== yarrow ==
==> flow/design.v (excerpt) <==
module rrc_filter #(
	parameter WIDTH = 9
)(
	input logic clk,
	input logic rst,
	input logic signed [WIDTH-1:0] filter_in,
	output logic signed [WIDTH-1:0] filter_out
);
	logic signed [WIDTH-1:0] shift_reg_out [0:31];
	logic signed [2*WIDTH-1:0] mul_sum [0:32];
	logic signed [23:0] acc_sum;
	integer i;
	always @(posedge clk or posedge rst) begin
		if(rst) begin
			for(i = 0; i < 32; i=i+1) begin
				shift_reg_out[i] <= 9'b0;
			end
		end
		else begin
			shift_reg_out[0] <= filter_in;
			for(i = 0; i < 31; i=i+1) begin
				shift_reg_out[i+1] <= shift_reg_out[i];
			end
		end
	end
	multiplier_9b #(.WIDTH(9)) MUL0(.mul_in(filter_in), .coefficient(9'd0), .mul_out(mul_sum[0]));
	multiplier_9b #(.WIDTH(9)) MUL1(.mul_in(shift_reg_out[0]), .coefficient(-9'd1), .mul_out(mul_sum[1]));
	multiplier_9b #(.WIDTH(9)) MUL2(.mul_in(shift_reg_out[1]), .coefficient(9'd1),.mul_out(mul_sum[2]));
	multiplier_9b #(.WIDTH(9)) MUL3(.mul_in(shift_reg_out[2]), .coefficient(9'd0),.mul_out(mul_sum[3]));
	multiplier_9b #(.WIDTH(9)) MUL4(.mul_in(shift_reg_out[3]), .coefficient(-9'd1),.mul_out(mul_sum[4]));
	multiplier_9b #(.WIDTH(9)) MUL5(.mul_in(shift_reg_out[4]), .coefficient(9'd2),.mul_out(mul_sum[5]));
	multiplier_9b #(.WIDTH(9)) MUL6(.mul_in(shift_reg_out[5]), .coefficient(9'd0),.mul_out(mul_sum[6]));
	multiplier_9b #(.WIDTH(9)) MUL7(.mul_in(shift_reg_out[6]), .coefficient(-9'd2),.mul_out(mul_sum[7]));
  ...
Size: about 2200 cells after synthesis, roughly 290 flip-flops, roughly 20 I/O pins, about 25000 um2 of cells after synthesis.
export LEC_CHECK = 0
export CAP_MARGIN = 20
export CELL_PAD_IN_SITES_DETAIL_PLACEMENT = 0
export CELL_PAD_IN_SITES_GLOBAL_PLACEMENT = 0
export CORE_ASPECT_RATIO = 1.04
export CORE_MARGIN = 8
export CORE_UTILIZATION = 57
export GPL_ROUTABILITY_DRIVEN = 0
export MAX_ROUTING_LAYER = met4
export SETUP_SLACK_MARGIN = 1.72
export SLEW_MARGIN = 20
export TNS_END_PERCENT = 50
create_clock -name core_clock -period 6.39 [get_ports {clk}]
run.sh (not shown) runs the stock make flow with config.mk's settings and CLKGATE_MAP_FILE=.
yarrow finished every stage; the final checks, however, were not passed, the failures being negative setup slack.
Inputs modified between yarrow and fjord:
Settings: clearing GPL_ROUTABILITY_DRIVEN, which used to be 0; clearing CELL_PAD_IN_SITES_GLOBAL_PLACEMENT, which used to be 0; swapping 8 for 2 in CORE_MARGIN; clearing SETUP_SLACK_MARGIN, which used to be 1.72; clearing TNS_END_PERCENT, which used to be 50; clearing MAX_ROUTING_LAYER, which used to be met4; clearing CELL_PAD_IN_SITES_DETAIL_PLACEMENT, which used to be 0; clearing CORE_ASPECT_RATIO, which used to be 1.04; swapping 57 for 40 in CORE_UTILIZATION; swapping 6.39 for 10.2 in the clock period (ns, I/O delays scaled along).
--- outcome ---
fjord: done, clean on timing, DRC and antenna
Changes observed in fjord relative to yarrow: core utilization at floorplan dropped 17 points, sequential share of layout area climbed 2.3 points.
Diff yarrow -> fjord: wire length on met2 shows a reduction of 16%, final area shows a reduction of 9.4%.


red:
rrc_filter again, from the RTL that the note above started with.
export LEC_CHECK = 0
export ABC_AREA = 1
export CAP_MARGIN = 20
export CORE_MARGIN = 2
export CORE_UTILIZATION = 72
export CTS_CLUSTER_DIAMETER = 42
export CTS_CLUSTER_SIZE = 98
export PLACE_DENSITY_LB_ADDON = 0.16
export SETUP_SLACK_MARGIN = 2.41
export SLEW_MARGIN = 20
create_clock -name core_clock -period 8.33 [get_ports {clk}]
Completing all stages was not enough for red: its layout failed the final checks because of setup timing.
Edits applied to the flow inputs when going from red to blue:
# red
export LEC_CHECK = 0
export ABC_AREA = 1
export CAP_MARGIN = 20
export CORE_MARGIN = 2
export CORE_UTILIZATION = 72
export CTS_CLUSTER_DIAMETER = 42
export CTS_CLUSTER_SIZE = 98
export PLACE_DENSITY_LB_ADDON = 0.16
export SETUP_SLACK_MARGIN = 2.41
export SLEW_MARGIN = 20
create_clock -name core_clock -period 8.33 [get_ports {clk}]
# blue
export LEC_CHECK = 0
export ABC_AREA = 1
export CAP_MARGIN = 20
export CORE_ASPECT_RATIO = 1.16
export CORE_MARGIN = 2
export CORE_UTILIZATION = 72
export CTS_CLUSTER_SIZE = 15
export PLACE_DENSITY_LB_ADDON = 0.16
export SETUP_SLACK_MARGIN = 1.65
export SLEW_MARGIN = 20
export TNS_END_PERCENT = 15
create_clock -name core_clock -period 5.84 [get_ports {clk}]
- Diff red -> blue: design area climbed 4.4%; total wire length up about 20%.
- Finished, but not clean: blue, with setup timing.
- Required time of the critical path: blue < red
## Diff of input files: green against blue
# blue
export LEC_CHECK = 0
export ABC_AREA = 1
export CAP_MARGIN = 20
export CORE_ASPECT_RATIO = 1.16
export CORE_MARGIN = 2
export CORE_UTILIZATION = 72
export CTS_CLUSTER_SIZE = 15
export PLACE_DENSITY_LB_ADDON = 0.16
export SETUP_SLACK_MARGIN = 1.65
export SLEW_MARGIN = 20
export TNS_END_PERCENT = 15
create_clock -name core_clock -period 5.84 [get_ports {clk}]
# green
export LEC_CHECK = 0
export CAP_MARGIN = 20
export CORE_MARGIN = 2
export CORE_UTILIZATION = 72
export PLACE_DENSITY_LB_ADDON = 0.18
export SETUP_SLACK_MARGIN = 1.51
export SLEW_MARGIN = 20
create_clock -name core_clock -period 10.5 [get_ports {clk}]
### Flow results
- green gives less global router's overall resource usage than blue did.
- Summary of the comparison: growth of design area from synthesis to finish is lower in green, relative to blue.
- green reached the final stage; the timing, design-rule and antenna checks on its layout passed.
- Of the two values seen for library cell contributing the largest single delay on the critical path, sky130_fd_sc_hd__fa_1 was produced by blue and sky130_fd_sc_hd__fa_2 by green.
- When the final numbers for green and blue were put side by side, the global-route wire length before repair turned out to be greater in blue.
Here is what was changed in the inputs of orange compared with green.
# green
export LEC_CHECK = 0
export CAP_MARGIN = 20
export CORE_MARGIN = 2
export CORE_UTILIZATION = 72
export PLACE_DENSITY_LB_ADDON = 0.18
export SETUP_SLACK_MARGIN = 1.51
export SLEW_MARGIN = 20
create_clock -name core_clock -period 10.5 [get_ports {clk}]
# orange
export LEC_CHECK = 0
export CAP_MARGIN = 20
export CORE_ASPECT_RATIO = 1.03
export CORE_MARGIN = 2
export CORE_UTILIZATION = 40
export CTS_CLUSTER_SIZE = 31
export SLEW_MARGIN = 20
create_clock -name core_clock -period 10.5 [get_ports {clk}]
Notes after the runs:
orange leaves less setup margin than green.
Per the comparison of orange with green, count of mapped cells out of synthesis shows no meaningful change; proportion of cell area occupied by multi-input gates went down by 1.8 points.
Going from green to orange, the final net count was found to have gone down by about 1%.


Starting RTL as in the previous note.
Settings: LEC_CHECK=0, ABC_AREA=1, CAP_MARGIN=20, CELL_PAD_IN_SITES_DETAIL_PLACEMENT=2, CELL_PAD_IN_SITES_GLOBAL_PLACEMENT=1, CORE_ASPECT_RATIO=1.04, CORE_MARGIN=9, CORE_UTILIZATION=30, CTS_CLUSTER_DIAMETER=273, GPL_ROUTABILITY_DRIVEN=0, HOLD_SLACK_MARGIN=-0.01, MAX_ROUTING_LAYER=met4, MIN_ROUTING_LAYER=met1, PLACE_DENSITY=0.42, SETUP_SLACK_MARGIN=0.89, SLEW_MARGIN=20, TNS_END_PERCENT=65; clock period 16.8 ns.
Change:
- ABC_AREA: 1 -> unset
- CELL_PAD_IN_SITES_DETAIL_PLACEMENT: 2 -> unset
- CELL_PAD_IN_SITES_GLOBAL_PLACEMENT: 1 -> unset
- CORE_ASPECT_RATIO: 1.04 -> unset
- CORE_MARGIN: 9 -> 2
- CORE_UTILIZATION: 30 -> 40
- CTS_CLUSTER_DIAMETER: 273 -> unset
- GPL_ROUTABILITY_DRIVEN: 0 -> unset
- HOLD_SLACK_MARGIN: -0.01 -> unset
- MAX_ROUTING_LAYER: met4 -> unset
- MIN_ROUTING_LAYER: met1 -> unset
- PLACE_DENSITY: 0.42 -> unset
- SETUP_SLACK_MARGIN: 0.89 -> unset
- TNS_END_PERCENT: 65 -> unset
- clock period: 16.8 -> 10.5 ns (I/O delays scaled with it)
=> The changed run completed without violations; via count is lower by 5.2%; setup slack degrades by 5900 ps; synthesized cell count drops by 7.0%; sequential cell count stays the same.
Change:
- CORE_UTILIZATION: 40 -> 72
- clock period: 10.5 -> 11.6 ns (I/O delays scaled with it)
=>
- synthesized cell count is unchanged
- register-to-register slack gets better by 390 ps
- first-iteration DRC count came out lower by about a fifth
- cell count goes down by roughly a tenth
- wire length goes up slightly
Change:
- ABC_AREA: unset -> 1
- CTS_CLUSTER_SIZE: unset -> 100
- PLACE_DENSITY_LB_ADDON: unset -> 0.16
- SETUP_SLACK_MARGIN: unset -> 1.65
- clock period: 11.6 -> 5.86 ns (I/O delays scaled with it)
Result:
- Now the flow reached the layout checks and failed them: setup timing
- synthesized cell count went up by 7.5%
- clock-buffer cell count went up by 2
- non-clock buffer count went up by 455
- area after synthesis went up by 1.1%
- hold slack stays flat
- worst setup slack degrades by 5100 ps
- design area went up by 16%
Change:
- CTS_CLUSTER_SIZE: 100 -> 15
- clock period: 5.86 -> 10.3 ns (I/O delays scaled with it)
What happened:
- This time the run went through all stages and came out clean
- critical path depth increases by 2
- first-iteration DRC count shrinks by 51%
- wire length came out lower by 25%
- synthesized cell count stays the same


## alpha
Starting RTL as in the previous note.
## rrc_filter
module rrc_filter #(
	parameter WIDTH = 9
)(
	input logic clk,
	input logic rst,
	input logic signed [WIDTH-1:0] filter_in,
	output logic signed [WIDTH-1:0] filter_out
);
clock: 8.22 ns
lec_check: 0
abc_area: 1
cap_margin: 20
cell_pad_in_sites_detail_placement: 0
cell_pad_in_sites_global_placement: 0
core_aspect_ratio: 1.04
core_margin: 2
core_utilization: 72
cts_cluster_diameter: 223
gpl_routability_driven: 0
max_routing_layer: met4
place_density_lb_addon: 0.06
setup_slack_margin: 2.37
slew_margin: 20
tns_end_percent: 50
alpha ran in full, but the layout does not pass; the checks complain about negative setup slack.
> inputs changed (alpha -> beta)
- a change of SETUP_SLACK_MARGIN from 2.37 to -0.59
- a deleted ABC_AREA that had been 1
- a deleted CTS_CLUSTER_DIAMETER that had been 223
- a change of CORE_UTILIZATION from 72 to 58
- an added PLACE_DENSITY of 0.42
- a deleted PLACE_DENSITY_LB_ADDON that had been 0.06
- a change of CORE_MARGIN from 2 to 8
- a change of the clock period (ns, I/O delays scaled along) from 8.22 to 6.39
==> comparison <==
- Re fraction of the core area covered by cells at the end of the flow: alpha was higher than beta.
- Complete run, failing final checks: beta, reason negative setup slack.
- The layout from alpha, despite a flow that completed every stage, fails the layout checks, with the failing checks listed as negative setup slack.
- Changes observed in beta relative to alpha: count of inverters other than clock inverters in the layout now smaller, synthesized cell count shows a reduction of about 7%.
The following lists how gamma was set up differently from beta:
- swapping 58 for 53 in CORE_UTILIZATION
- swapping -0.59 for 1.72 in SETUP_SLACK_MARGIN
- swapping 6.39 for 10.4 in the clock period (ns, I/O delays scaled along)
==> comparison <==
- gamma finished end to end and its layout was clean on timing, DRC and antenna.
- On number of gates resized after CTS: gamma sits above beta.
- gamma against beta: maximum frequency has increased; smallest setup slack after layout has increased.
Changes in delta relative to gamma:
- CELL_PAD_IN_SITES_GLOBAL_PLACEMENT: 0 -> unset
- TNS_END_PERCENT: 50 -> unset
- GPL_ROUTABILITY_DRIVEN: 0 -> unset
- CORE_ASPECT_RATIO: 1.04 -> unset
- MAX_ROUTING_LAYER: met4 -> unset
- CORE_MARGIN: 8 -> 2
- CELL_PAD_IN_SITES_DETAIL_PLACEMENT: 0 -> unset
- CORE_UTILIZATION: 53 -> 65
- SETUP_SLACK_MARGIN: 1.72 -> unset
- PLACE_DENSITY: 0.42 -> unset
- the clock period (ns, I/O delays scaled along): 10.4 -> 5.65
--- outcome ---
- No crash in delta: every stage finished, but the layout fails its final checks due to negative setup slack.
- Re count of pins over their slew limit: no difference whatsoever between gamma and delta.
- Compared with gamma, in delta worst max-slew margin expressed relative to the limit fell 8.8 points; number of H-tree branching levels flat.
- Going from gamma to delta, area of the placeable core went down by 19%, clock-pin slew reported for the worst setup and hold paths after clock tree synthesis was more or less identical, final area went up by 2900 um2.
- Cmp gamma and delta / count of fill cells added during filler insertion / lower: delta
- Summary of delta over gamma: area growth from synthesis to layout shows an increase of 11 points; maximum frequency shows a reduction of about 1.2%.
